==> flow/design.v (excerpt) <==
module pokey_advanced (
    input clk,               
    input enable_179mhz,     
    input reset_n,           
    input [3:0] addr,        
    input [7:0] din,         
    input we,                
    output reg audio_pwm     
);
Size: ~1,300 cells after synthesis, roughly 170 flip-flops, roughly 17 I/O pins, roughly 9000 um^2 of cells after synthesis.
clock: 2.89 ns
lec_check: 0
abc_area: 1
cap_margin: 20
core_margin: 2
core_utilization: 72
cts_cluster_diameter: 364
cts_cluster_size: 14
hold_slack_margin: 0.26
place_density: 0.4
setup_slack_margin: -0.29
slew_margin: 20
run.sh (not shown) runs the stock make flow with config.mk's settings and CLKGATE_MAP_FILE=.
The first run completed and failed the layout checks on setup timing.
Rerun with:
CAP_MARGIN = 40   (was 20)
CTS_CLUSTER_DIAMETER = 386   (was 364)
HOLD_SLACK_MARGIN = 0.29   (was 0.26)
PLACE_DENSITY = unset   (was 0.4)
PLACE_DENSITY_LB_ADDON = 0.19   (was unset)
SETUP_SLACK_MARGIN = 0.31   (was -0.29)
The new run finished but fails on setup timing.
Final area came out lower by 0.65%.
Worst hold slack hardly moves.
Worst setup slack loses 0.073 ns.
Routed wire length went down by 0.53%.
Global-route usage falls by 1.0 points.
Cell count stays flat.
Clock power came out lower by about 11%.
Register-to-register slack is worse by 0.07 ns.
Critical path depth falls by 5.
Area after synthesis stays the same.
Rerun with:
ABC_AREA = unset   (was 1)
CAP_MARGIN = 20   (was 40)
CTS_CLUSTER_DIAMETER = unset   (was 386)
HOLD_SLACK_MARGIN = unset   (was 0.29)
PLACE_DENSITY_LB_ADDON = 0.01   (was 0.19)
SETUP_SLACK_MARGIN = -0.07   (was 0.31)
=> The changed run finished but failed the layout checks on setup timing; clock-buffer cell count fell by 2; sequential cell count is unchanged; first-iteration DRC count came out higher by 5.2%; routed wire length falls by 7.5%; utilization goes down by 1.1 points.
Rerun with:
ABC_AREA = 1   (was unset)
CTS_CLUSTER_DIAMETER = 364   (was unset)
PLACE_DENSITY_LB_ADDON = 0.19   (was 0.01)
- The new run produced a layout that fails on setup timing
- wire length rose by 14%
- cell count increases by 36%
- die area went up by 5.4%
- power climbs by 13%
- flip-flop count is unchanged
- hold slack loses 0.042 ns
- non-clock buffer count goes down by 1
- synthesized area climbs by 5.6%
- worst setup slack gains 0.64 ns
- clock power went up by 11%

========
== run A ==
Starting RTL as in the previous note.
Settings: LEC_CHECK=0, CAP_MARGIN=15, CORE_MARGIN=2, CORE_UTILIZATION=66, CTS_CLUSTER_SIZE=41, SETUP_SLACK_MARGIN=0.91, SLEW_MARGIN=20; clock period 4.82 ns.
Edits applied to the flow inputs when going from run A to run B:
--- a/flow/config.mk
+++ b/flow/config.mk
@@ -7,7 +7,7 @@
 export LEC_CHECK = 0
-export CAP_MARGIN = 15
+export ABC_AREA = 1
+export CAP_MARGIN = 20
 export CORE_MARGIN = 2
-export CORE_UTILIZATION = 66
-export CTS_CLUSTER_SIZE = 41
-export SETUP_SLACK_MARGIN = 0.91
+export CORE_UTILIZATION = 72
+export PLACE_DENSITY = 0.42
 export SLEW_MARGIN = 20
==> flow/constraint.sdc <==
create_clock -name core_clock -period 2.97 [get_ports {clk}]
set_input_delay 0.5940 -clock core_clock [delete_from_list [all_inputs] [get_ports {clk}]]
set_output_delay 0.5940 -clock core_clock [all_outputs]
set_load 0.01 [all_outputs]
--- outcome ---
Status run B: flow complete, layout not clean - negative setup slack
Run A → run B: synthesized netlist cell count picked up an extra 364; count of inverters other than clock inverters in the layout increased 145; slew at the pin closest to its max-slew limit went down by 0.035 ns; logic depth of the worst setup path including buffers increased by about 4.5% relative to the old numbers; power share of the clock group now sits lower.
Input changes introduced in run C (baseline for comparison: run B):
--- a/flow/config.mk
+++ b/flow/config.mk
@@ -7,7 +7,5 @@
 export LEC_CHECK = 0
-export ABC_AREA = 1
 export CAP_MARGIN = 20
 export CORE_MARGIN = 2
-export CORE_UTILIZATION = 72
-export PLACE_DENSITY = 0.42
+export CORE_UTILIZATION = 14
 export SLEW_MARGIN = 20
==> flow/constraint.sdc <==
create_clock -name core_clock -period 8.42 [get_ports {clk}]
set_input_delay 1.6840 -clock core_clock [delete_from_list [all_inputs] [get_ports {clk}]]
set_output_delay 1.6840 -clock core_clock [all_outputs]
set_load 0.01 [all_outputs]
## What came out
Run C completed end to end with timing, DRC and antenna clean.
Delta (run C minus run B): arrival time at the worst endpoint moved up, overall die area moved up, clock network power consumption moved down, total met3 wirelength after detailed routing moved down, routed via count moved down.
Post-synthesis to final-layout area growth ended up 3.6 points higher on run C than on run B.
Total setup violations reported at the end of the flow ended up 1 lower on run C than on run B.
The following lists how run D was set up differently from run C:
--- a/flow/config.mk
+++ b/flow/config.mk
@@ -8,4 +8,6 @@
 export CAP_MARGIN = 20
+export CORE_ASPECT_RATIO = 0.5
 export CORE_MARGIN = 2
-export CORE_UTILIZATION = 14
+export CORE_UTILIZATION = 68
 export SLEW_MARGIN = 20
+export TNS_END_PERCENT = 20
==> flow/constraint.sdc <==
create_clock -name core_clock -period 6.0 [get_ports {clk}]
set_input_delay 1.2000 -clock core_clock [delete_from_list [all_inputs] [get_ports {clk}]]
set_output_delay 1.2000 -clock core_clock [all_outputs]
set_load 0.01 [all_outputs]
[summary]
Run D vs. run C: routed length on met3 went down by 5.5%, first-pass GRT wire length saw an increase, tally of non-filler cells in the final layout shrank by 615.
Register share of total power for run D: 1.4 points down relative to run C
[diff] clock skew, run D relative to run C: improvement
#### Input delta (run E over run D)
--- a/flow/config.mk
+++ b/flow/config.mk
@@ -8,6 +8,4 @@
 export CAP_MARGIN = 20
-export CORE_ASPECT_RATIO = 0.5
 export CORE_MARGIN = 2
-export CORE_UTILIZATION = 68
+export CORE_UTILIZATION = 58
 export SLEW_MARGIN = 20
-export TNS_END_PERCENT = 20
==> flow/constraint.sdc <==
create_clock -name core_clock -period 4.12 [get_ports {clk}]
set_input_delay 0.8240 -clock core_clock [delete_from_list [all_inputs] [get_ports {clk}]]
set_output_delay 0.8240 -clock core_clock [all_outputs]
set_load 0.01 [all_outputs]
Notes after the runs:
The flow completed for run E, but it is not clean: the layout still shows negative setup slack. Run E gives more total power than run D did. Run E vs. run D: total global routing track utilization now smaller, maximum number of pins on one net before global-route repair now smaller, area of all placed cells without fillers now larger, sequential power now larger, count of placed standard cells in the final layout, fillers left out now larger.
Edits applied to the flow inputs when going from run E to run F:
--- a/flow/config.mk
+++ b/flow/config.mk
@@ -9,3 +9,3 @@
 export CORE_MARGIN = 2
-export CORE_UTILIZATION = 58
+export CORE_UTILIZATION = 65
 export SLEW_MARGIN = 20
==> flow/constraint.sdc <==
create_clock -name core_clock -period 3.62 [get_ports {clk}]
set_input_delay 0.7240 -clock core_clock [delete_from_list [all_inputs] [get_ports {clk}]]
set_output_delay 0.7240 -clock core_clock [all_outputs]
set_load 0.01 [all_outputs]
==> comparison <==
Complete run, failing final checks: run F, reason negative setup slack.
Against run E, run F reports a power density over the cells that is higher.
Looking only at worst-case reg-to-reg path depth, and setting everything else aside, the higher value of run F and run E goes to run E.
Run E → run F: clock skew closely matched the old numbers; post-detailed-routing wire length decreased by about 0.4% relative to the old numbers; wire length per cell after detailed routing increased by 0.15 um relative to the old numbers.
Run F has routability-driven placement congestion ratio above what run E had.
Run F vs run E: post-place instance area up
Run F contains more vias than run E.
Against run E, run F comes in about 7% lower on standard-cell row count.
Total power of run F is higher than that of run E.

========
pokey_advanced again, from the RTL that the note above started with.
// pokey_advanced
module pokey_advanced (
    input clk,               
    input enable_179mhz,     
    input reset_n,           
    input [3:0] addr,        
    input [7:0] din,         
    input we,                
    output reg audio_pwm     
);
Settings: LEC_CHECK=0, ABC_AREA=1, CAP_MARGIN=20, CORE_MARGIN=2, CORE_UTILIZATION=72, CTS_CLUSTER_DIAMETER=103, CTS_CLUSTER_SIZE=37, HOLD_SLACK_MARGIN=0.3, PLACE_DENSITY=0.4, SLEW_MARGIN=20; clock period 2.9 ns.
The starting point finished with negative setup slack left.
Then changed:
- ABC_AREA: 1 -> default
- CORE_UTILIZATION: 72 -> 40
- CTS_CLUSTER_DIAMETER: 103 -> default
- CTS_CLUSTER_SIZE: 37 -> default
- HOLD_SLACK_MARGIN: 0.3 -> default
- PLACE_DENSITY: 0.4 -> default
- clock period: 2.9 -> 6.0 ns (I/O delays scaled with it)
=> The changed run finished with timing, DRC and antenna clean; power went down by 56%; flip-flop count is unchanged; die area went up by 68%; register-to-register slack improved by 1600 ps.
Then changed:
- CORE_UTILIZATION: 40 -> 72
- clock period: 6.0 -> 5.2 ns (I/O delays scaled with it)
Die area decreases by about 43%.
Hold slack gains 6.0 ps.
Core utilization increases by 37 points.
Total power climbs by 22%.
Worst setup slack degrades by 590 ps.
Global-route usage grows by 15 points.
Clock skew is lower by 5.8 ps.
Flip-flop count stays the same.
Critical path depth does not change.
Non-clock buffer count does not change.
Design area falls by 0.53%.
Then changed:
- CTS_CLUSTER_DIAMETER: default -> 352
- CTS_CLUSTER_SIZE: default -> 95
- clock period: 5.2 -> 3.33 ns (I/O delays scaled with it)
=>
- Now the flow finished with negative setup slack left
- combinational power goes up by about 60%
- power rises by 49%
- design area grows by 3.2%
- global-route usage came out higher by 0.53 points
- core utilization came out higher by 2.6 points
- sequential cell count is unchanged
- routed wire length increases by 6.6%
Then changed:
- ABC_AREA: default -> 1
- CTS_CLUSTER_DIAMETER: 352 -> default
- CTS_CLUSTER_SIZE: 95 -> default
- PLACE_DENSITY_LB_ADDON: default -> 0.19
- clock period: 3.33 -> 3.62 ns (I/O delays scaled with it)
Effect: The new run ran to the end with violations: negative setup slack; hold slack gets worse by 27 ps; fmax rose by about a fifth; global-route usage rose by 1.5 points; register-to-register slack gets better by 880 ps; area after synthesis rose by a few percent; wire length rose by about a fifth.

========
Setup of red:
Starting RTL as in the previous note.
==> flow/config.mk <==
export PLATFORM = sky130hd
export DESIGN_NAME = pokey_advanced
export DESIGN_NICKNAME = pokey_advanced
export VERILOG_FILES = /design/flow/design.v
export SDC_FILE = /design/flow/constraint.sdc
export NUM_CORES = 4
export LEC_CHECK = 0
export ABC_AREA = 0
export CAP_MARGIN = 35
export CELL_PAD_IN_SITES_GLOBAL_PLACEMENT = 1
export CORE_ASPECT_RATIO = 0.88
export CORE_MARGIN = 7
export CORE_UTILIZATION = 18
export CTS_CLUSTER_SIZE = 52
export GPL_ROUTABILITY_DRIVEN = 0
export GPL_TIMING_DRIVEN = 0
export MAX_ROUTING_LAYER = met5
export MIN_ROUTING_LAYER = met1
export PLACE_DENSITY_LB_ADDON = 0.15
export SETUP_SLACK_MARGIN = 0.4
export SLEW_MARGIN = 10
==> flow/constraint.sdc <==
create_clock -name core_clock -period 3.75 [get_ports {clk}]
set_input_delay 0.7500 -clock core_clock [delete_from_list [all_inputs] [get_ports {clk}]]
set_output_delay 0.7500 -clock core_clock [all_outputs]
set_load 0.01 [all_outputs]
red -> stages 100% | layout checks FAIL | setup timing
Here is what was changed in the inputs of blue compared with red.
Settings: removing GPL_TIMING_DRIVEN (formerly 0); removing CELL_PAD_IN_SITES_GLOBAL_PLACEMENT (formerly 1); changing CORE_MARGIN from 7 to 2; changing CTS_CLUSTER_SIZE from 52 to 24; changing SETUP_SLACK_MARGIN from 0.4 to -0.05; changing CORE_UTILIZATION from 18 to 72; changing CORE_ASPECT_RATIO from 0.88 to 1.27; removing GPL_ROUTABILITY_DRIVEN (formerly 0); changing SLEW_MARGIN from 10 to 20; changing the clock period (ns, I/O delays scaled along) from 3.75 to 3.89.
### Flow results
- Looking at total power draw across both flows, blue is the stronger of the two, with red trailing.
- blue against red: horizontal die dimension shrank by 59%, detailed-route via count grew by 346.
- Peak supply drop grows by more than 10% when moving from red to blue.
- Nothing crashed in blue and all stages finished; the problem is that the final layout failed, the offending checks being setup timing.
- blue vs. red: number of buffers outside the clock class in the layout fell by 38, vertical extent of the die fell by about 40%.
- Number of buffers and inverters on the critical path: red and blue compared, lower one is blue
- Going from red to blue, the setup slack was found to have gone up by 0.29 ns.
- Looking at net switching fraction of the power, blue sits 0.62 points below red.
The following lists how green was set up differently from blue:
Settings: changing SETUP_SLACK_MARGIN from -0.05 to 0.82; setting HOLD_SLACK_MARGIN to 0.29 for the first time; setting CTS_CLUSTER_DIAMETER to 113 for the first time; changing CAP_MARGIN from 35 to 40; changing ABC_AREA from 0 to 1; changing the clock period (ns, I/O delays scaled along) from 3.89 to 2.89.
==> results <==
- Status green: flow complete, layout not clean - setup timing
- Die size (lower): blue
- [green] final area rose about 8% relative to blue
- Worst setup slack came out lower on green than on blue.
- On signal arrival time at the worst endpoint: green sits below blue.
- On average vias per placed instance: green sits below blue.
- From blue to green the numbers moved as follows: post-route setup TNS down 0.15 ns; net switching power up 52%; total met3 wirelength after detailed routing up 390 µm.
- Compared with blue, green shows a higher non-filler instance count after layout.
#### Input delta (orange over green)
Settings: a change of CTS_CLUSTER_DIAMETER from 113 to 364; a deleted CORE_ASPECT_RATIO that had been 1.27; a change of CTS_CLUSTER_SIZE from 24 to 14; a change of PLACE_DENSITY_LB_ADDON from 0.15 to 0.19; a change of CAP_MARGIN from 40 to 20; a deleted MIN_ROUTING_LAYER that had been met1; a change of SETUP_SLACK_MARGIN from 0.82 to 0.74; a deleted MAX_ROUTING_LAYER that had been met5.
- Nothing crashed in orange and all stages finished; the problem is that the final layout failed, the offending checks being setup timing.
- Looking at number of fillers in the final layout, orange sits 132 lower than green does.
- Delta (orange minus green): proportion of power drawn by combinational gates dropped 0.6 points; highest achievable clock rate dropped about 5%; routed wire length climbed 4.1%.
- Comparing orange and green, the lower global routing met1 resource utilization is on green.
- Part of the cycle the worst path needs, orange and green: lower on green
- The insertion delay to the later sink of the worst-skew pair in orange sits 0.02 ns above the value recorded for green.
- Count of clock-buffer cells in the layout, orange and green: higher on green
- Going from green to orange, post-route cell area grows by about 0.7%.
- [compare] base=green new=orange: y dimension of the die moved down; critical path depth shows a reduction of 2.
diff inputs: orange => purple
Settings: a change of CTS_CLUSTER_DIAMETER from 364 to 113; a deleted HOLD_SLACK_MARGIN that had been 0.29; a change of CAP_MARGIN from 20 to 0; a change of SETUP_SLACK_MARGIN from 0.74 to 0.82; a change of PLACE_DENSITY_LB_ADDON from 0.19 to 0.15; an added MAX_ROUTING_LAYER of met5; a change of CTS_CLUSTER_SIZE from 14 to 24; an added MIN_ROUTING_LAYER of met1; an added CORE_ASPECT_RATIO of 1.27.
Notes after the runs:
- purple: setup slack after placement lower than orange
- Sort purple and orange by total of clock buffers placed in the layout, ascending, and orange comes first.
- Going from orange to purple, met2 layer usage reported by global route +1.0 points; global-route usage -1.4 points.
- Clock period minus worst slack on purple is ahead of orange.
- Relative to orange, the first-pass GRT wire length measured on purple has decreased by a few percent.
- Re cell internal power dissipation: purple and orange aren't equal, and the higher value belongs to orange.
- purple completed end to end; final checks failed (setup timing).
Power is estimated from default activity; no workload was simulated.
